wip/harbor:
// uart_pwm_top
module uart_pwm_top (
    input  wire        clk,         
    input  wire        rst_n,       
    input  wire        uart_rx,     
    output wire [8:0]  pwm_out,     
    output wire [6:0] seg0,
    output wire [6:0] seg1,
    output wire [6:0] seg2,
    output wire [6:0] seg3,
    output wire [3:0] pkt_count
);
Settings: LEC_CHECK=0, CAP_MARGIN=15, CELL_PAD_IN_SITES_GLOBAL_PLACEMENT=1, CORE_ASPECT_RATIO=0.66, CORE_MARGIN=3, CORE_UTILIZATION=40, CTS_CLUSTER_DIAMETER=173, CTS_CLUSTER_SIZE=29, GPL_ROUTABILITY_DRIVEN=1, HOLD_SLACK_MARGIN=0.14, MAX_ROUTING_LAYER=met4, PLACE_DENSITY_LB_ADDON=0.12, SETUP_SLACK_MARGIN=-0.53, SLEW_MARGIN=20, TNS_END_PERCENT=10; clock period 20.0 ns.
run.sh (not shown) runs the stock make flow with config.mk's settings and CLKGATE_MAP_FILE=.
Input-level comparison between wip/ember and wip/harbor:
Settings: CELL_PAD_IN_SITES_GLOBAL_PLACEMENT removed (was 1); SETUP_SLACK_MARGIN removed (was -0.53); CTS_CLUSTER_SIZE removed (was 29); PLACE_DENSITY_LB_ADDON removed (was 0.12); GPL_ROUTABILITY_DRIVEN removed (was 1); TNS_END_PERCENT removed (was 10); CORE_MARGIN changed from 3 to 2; CORE_ASPECT_RATIO removed (was 0.66); CORE_UTILIZATION changed from 40 to 69; CAP_MARGIN changed from 15 to 20; CTS_CLUSTER_DIAMETER removed (was 173); MAX_ROUTING_LAYER removed (was met4); HOLD_SLACK_MARGIN removed (was 0.14); the clock period (ns, I/O delays scaled along) changed from 20.0 to 6.82.
==> results <==
- wip/ember against wip/harbor; number of global-route vias before repair is up by a few percent.
- [wip/ember] data required time at the worst endpoint fell 10.54 ns relative to wip/harbor
- Taking wip/harbor as the reference, in wip/ember yosys-reported design area after synthesis held steady, cell area after placement fell 1.7%, initial antenna violation count lost 2.
- For the inserted tap cell count, wip/ember came in 237 lower than wip/harbor did.
- Against wip/harbor, the final cell area of wip/ember is higher.
The following lists how wip/sierra was set up differently from wip/ember:
Settings: CORE_UTILIZATION changed from 69 to 16; MAX_ROUTING_LAYER newly set to met5; PLACE_DENSITY newly set to 0.78; TNS_END_PERCENT newly set to 60; GPL_TIMING_DRIVEN newly set to 0; CORE_ASPECT_RATIO newly set to 0.7; ABC_AREA newly set to 0; HOLD_SLACK_MARGIN newly set to 0.08; CTS_CLUSTER_SIZE newly set to 97; CELL_PAD_IN_SITES_GLOBAL_PLACEMENT newly set to 2; CAP_MARGIN changed from 20 to 5.
Re power share of the clock group: wip/sierra and wip/ember aren't equal, and the lower value belongs to wip/sierra. Relative to wip/ember, total combinational power has gone up in wip/sierra. Looking at launch point of the critical path, the uart_rx_inst.m_data[3] result is from wip/sierra; the uart_rx_inst.m_data[8] one comes from wip/ember. [wip/sierra] total detailed-routing wirelength rose about 25% relative to wip/ember.


v6:
The RTL this note starts from:
==> flow/design.v <==
module uart_rx #(
    parameter CLOCKS_PER_PULSE = 4 ,  
              BITS_PER_WORD = 8,  
              W_OUT = 24  
) (
    input clk,rst_n,rx,
    output reg m_valid,
    output reg [W_OUT-1:0] m_data 
);
    localparam  IDLE    = 2'b00, 
                START   = 2'b01, 
                DATA    = 2'b10, 
                STOP    = 2'b11;
  	reg [1:0] state; 
    localparam NUM_WORDS = W_OUT / BITS_PER_WORD;
    reg[$clog2(CLOCKS_PER_PULSE)-1:0] c_clocks;
    reg[$clog2(BITS_PER_WORD)-1:0] c_bits;
    reg[$clog2(NUM_WORDS)-1:0] c_words;
    always @(posedge clk or negedge rst_n) begin
        if (!rst_n) begin
            {c_words,c_bits,c_clocks,m_valid,m_data} <= 1'b0;
            state <= IDLE;
        end else begin
            m_valid <= 0;
            case(state)
                IDLE: if(rx == 0)
                    state <= START;
                START: if(c_clocks == CLOCKS_PER_PULSE/2 - 1) begin
                        c_clocks <= 0;
                        state <= DATA;
                    end else begin
                        c_clocks <= c_clocks + 1;
                    end
              DATA:   if(c_clocks == CLOCKS_PER_PULSE-1)begin
                            c_clocks <= 0;
                            m_data <= {rx, m_data[W_OUT-1:1]};  
                            if(c_bits == BITS_PER_WORD-1) begin
                                c_bits <= 0;
                                state <= STOP;  
                                if(c_words == NUM_WORDS - 1) begin
                                    m_valid <= 1;  
                                    c_words <= 0;  
                                end else c_words <= c_words + 1;  
                            end else c_bits <= c_bits + 1;  
                        end else c_clocks <= c_clocks + 1;  
                STOP: if(c_clocks == CLOCKS_PER_PULSE - 1) begin
                        c_clocks <= 0;
                        state <= IDLE;  
                    end else c_clocks <= c_clocks + 1;
            endcase
        end
    end        
endmodule
module pwm_9ch #(
    parameter RESOLUTION = 16
)(
    input  wire                 clk,
    input  wire                 rst_n,
    input  wire [RESOLUTION-1:0] duty0,
    input  wire [RESOLUTION-1:0] duty1,
    input  wire [RESOLUTION-1:0] duty2,
    input  wire [RESOLUTION-1:0] duty3,
    input  wire [RESOLUTION-1:0] duty4,
    input  wire [RESOLUTION-1:0] duty5,
    input  wire [RESOLUTION-1:0] duty6,
    input  wire [RESOLUTION-1:0] duty7,
    input  wire [RESOLUTION-1:0] duty8,
    output reg  [8:0]           pwm_out
);
    reg [RESOLUTION-1:0] counter;
    always @(posedge clk or negedge rst_n) begin
        if (!rst_n)
            counter <= {RESOLUTION{1'b0}};
        else
            counter <= counter + 1;
    end
    always @(posedge clk or negedge rst_n) begin
        if (!rst_n) begin
            pwm_out <= 9'b0;
        end else begin
            pwm_out[0] <= (counter < duty0);
            pwm_out[1] <= (counter < duty1);
            pwm_out[2] <= (counter < duty2);
            pwm_out[3] <= (counter < duty3);
            pwm_out[4] <= (counter < duty4);
            pwm_out[5] <= (counter < duty5);
            pwm_out[6] <= (counter < duty6);
            pwm_out[7] <= (counter < duty7);
            pwm_out[8] <= (counter < duty8);
        end
    end
endmodule
module sev_seg_decorder(
    input [3:0] digit,
    output reg [6:0] seg
);
    always @(*)begin
        case(digit)
           4'd0: seg  = 7'b1000000;  
            4'd1: seg  = 7'b1111001;  
            4'd2: seg  = 7'b0100100;  
            4'd3: seg  = 7'b0110000;  
            4'd4: seg  = 7'b0011001;  
            4'd5: seg  = 7'b0010010;  
            4'd6: seg  = 7'b0000010;  
            4'd7: seg  = 7'b1111000;  
            4'd8: seg  = 7'b0000000;  
            4'd9: seg  = 7'b0010000;  
            4'd10: seg = 7'b0001000;  
            4'd11: seg = 7'b0000011;  
            4'd12: seg = 7'b1000110;  
            4'd13: seg = 7'b0100001;  
            4'd14: seg = 7'b0000110;  
            4'd15: seg = 7'b0001110;  
            default: seg = 7'b0111111;  
        endcase 
        end
endmodule
module uart_pwm_data_store #(
    parameter WIDTH = 16,
    parameter CHANNELS = 9
)(
    input  wire              clk,
    input  wire              rst_n,
    input  wire              rx_valid,
    input  wire [WIDTH-1:0]  rx_data,
    output reg  [3:0]        pkt_count,
    output reg [WIDTH-1:0] duty0,
    output reg [WIDTH-1:0] duty1,
    output reg [WIDTH-1:0] duty2,
    output reg [WIDTH-1:0] duty3,
    output reg [WIDTH-1:0] duty4,
    output reg [WIDTH-1:0] duty5,
    output reg [WIDTH-1:0] duty6,
    output reg [WIDTH-1:0] duty7,
    output reg [WIDTH-1:0] duty8
);
    reg [WIDTH-1:0] duty_reg [0:CHANNELS-1];
    integer k;
    always @(posedge clk or negedge rst_n) begin
        if (!rst_n) begin
            pkt_count <= 4'd0;
            for (k = 0; k < CHANNELS; k = k + 1)
                duty_reg[k] <= {WIDTH{1'b0}};
            duty0 <= 0; duty1 <= 0; duty2 <= 0;
            duty3 <= 0; duty4 <= 0; duty5 <= 0;
            duty6 <= 0; duty7 <= 0; duty8 <= 0;
        end else if (rx_valid) begin
            duty_reg[pkt_count] <= rx_data;
            duty0 <= duty_reg[0];
            duty1 <= duty_reg[1];
            duty2 <= duty_reg[2];
            duty3 <= duty_reg[3];
            duty4 <= duty_reg[4];
            duty5 <= duty_reg[5];
            duty6 <= duty_reg[6];
            duty7 <= duty_reg[7];
            duty8 <= duty_reg[8];
            if (pkt_count == CHANNELS-1)
                pkt_count <= 4'd0;
            else
                pkt_count <= pkt_count + 1;
        end
    end
endmodule
module uart_pwm_top (
    input  wire        clk,         
    input  wire        rst_n,       
    input  wire        uart_rx,     
    output wire [8:0]  pwm_out,     
    output wire [6:0] seg0,
    output wire [6:0] seg1,
    output wire [6:0] seg2,
    output wire [6:0] seg3,
    output wire [3:0] pkt_count
);
    wire        rx_valid;
    wire [15:0] rx_data;
    uart_rx #(.CLOCKS_PER_PULSE(434),  
              .BITS_PER_WORD(8), 
              .W_OUT(16) 
    ) uart_rx_inst (
        .clk(clk),
        .rst_n(rst_n),
        .rx(uart_rx),
        .m_data(rx_data),
        .m_valid(rx_valid)
    );
    wire [15:0] duty0, duty1, duty2, duty3, duty4, duty5, duty6, duty7, duty8;
    uart_pwm_data_store #(
        .WIDTH(16),
        .CHANNELS(9)
    ) data_store_inst (
        .clk(clk),
        .rst_n(rst_n),
        .rx_valid(rx_valid),
        .rx_data(rx_data),
        .pkt_count(pkt_count),
        .duty0(duty0), .duty1(duty1), .duty2(duty2),
        .duty3(duty3), .duty4(duty4), .duty5(duty5),
        .duty6(duty6), .duty7(duty7), .duty8(duty8)
    );
    pwm_9ch #(
        .RESOLUTION(16)
    ) pwm_inst (
        .clk(clk),
        .rst_n(rst_n),
        .duty0(duty0),
        .duty1(duty1),
        .duty2(duty2),
        .duty3(duty3),
        .duty4(duty4),
        .duty5(duty5),
        .duty6(duty6),
        .duty7(duty7),
        .duty8(duty8),
        .pwm_out(pwm_out)
    );
    wire [3:0] digit0 = rx_data[3:0];     
    wire [3:0] digit1 = rx_data[7:4];
    wire [3:0] digit2 = rx_data[11:8];
    wire [3:0] digit3 = rx_data[15:12];   
    sev_seg_decorder seg_inst0 (.digit(digit0), .seg(seg0));
    sev_seg_decorder seg_inst1 (.digit(digit1), .seg(seg1));
    sev_seg_decorder seg_inst2 (.digit(digit2), .seg(seg2));
    sev_seg_decorder seg_inst3 (.digit(digit3), .seg(seg3));
endmodule
Settings: LEC_CHECK=0, CAP_MARGIN=20, CORE_MARGIN=2, CORE_UTILIZATION=70, CTS_CLUSTER_SIZE=34, HOLD_SLACK_MARGIN=-0.1, MAX_ROUTING_LAYER=met4, SETUP_SLACK_MARGIN=4.46, SLEW_MARGIN=20, TNS_END_PERCENT=5; clock period 18.0 ns.
v6 did not stop at any stage, and its layout met the timing, design-rule and antenna checks.
What v7 does differently from v6 at the input level:
# v6
export LEC_CHECK = 0
export CAP_MARGIN = 20
export CORE_MARGIN = 2
export CORE_UTILIZATION = 70
export CTS_CLUSTER_SIZE = 34
export HOLD_SLACK_MARGIN = -0.1
export MAX_ROUTING_LAYER = met4
export SETUP_SLACK_MARGIN = 4.46
export SLEW_MARGIN = 20
export TNS_END_PERCENT = 5
create_clock -name core_clock -period 18.0 [get_ports {clk}]
# v7
export LEC_CHECK = 0
export CAP_MARGIN = 20
export CORE_MARGIN = 2
export CORE_UTILIZATION = 70
export CTS_CLUSTER_SIZE = 28
export PLACE_DENSITY_LB_ADDON = 0.0
export SETUP_SLACK_MARGIN = 1.08
export SLEW_MARGIN = 20
create_clock -name core_clock -period 3.79 [get_ports {clk}]
### Flow results
Looking at area of the multi-input gates across v7 and v6, the one that comes out higher is v7.
For the final cell count without fillers, v7 came in 40 higher than v6 did.
Relative to v6, the total of plain and repair buffers excluding clock buffers of v7 is higher by 37.
Relative to v6, count of clock-buffer cells in the layout has decreased by 4 in v7.
Looking at via count normalized by instance count across v7 and v6, the one that comes out lower is v6.
Share of final layout cell area taken by clock buffers and inverters: v7 vs v6 up 0.53 points
From v6 to v7 the numbers moved as follows: worst-case vdd ir drop increased 0.30 mV; total non-filler cell area in the finished layout increased about 3.4%.
No activity file was given, so power comes from the tool's default toggle rates.
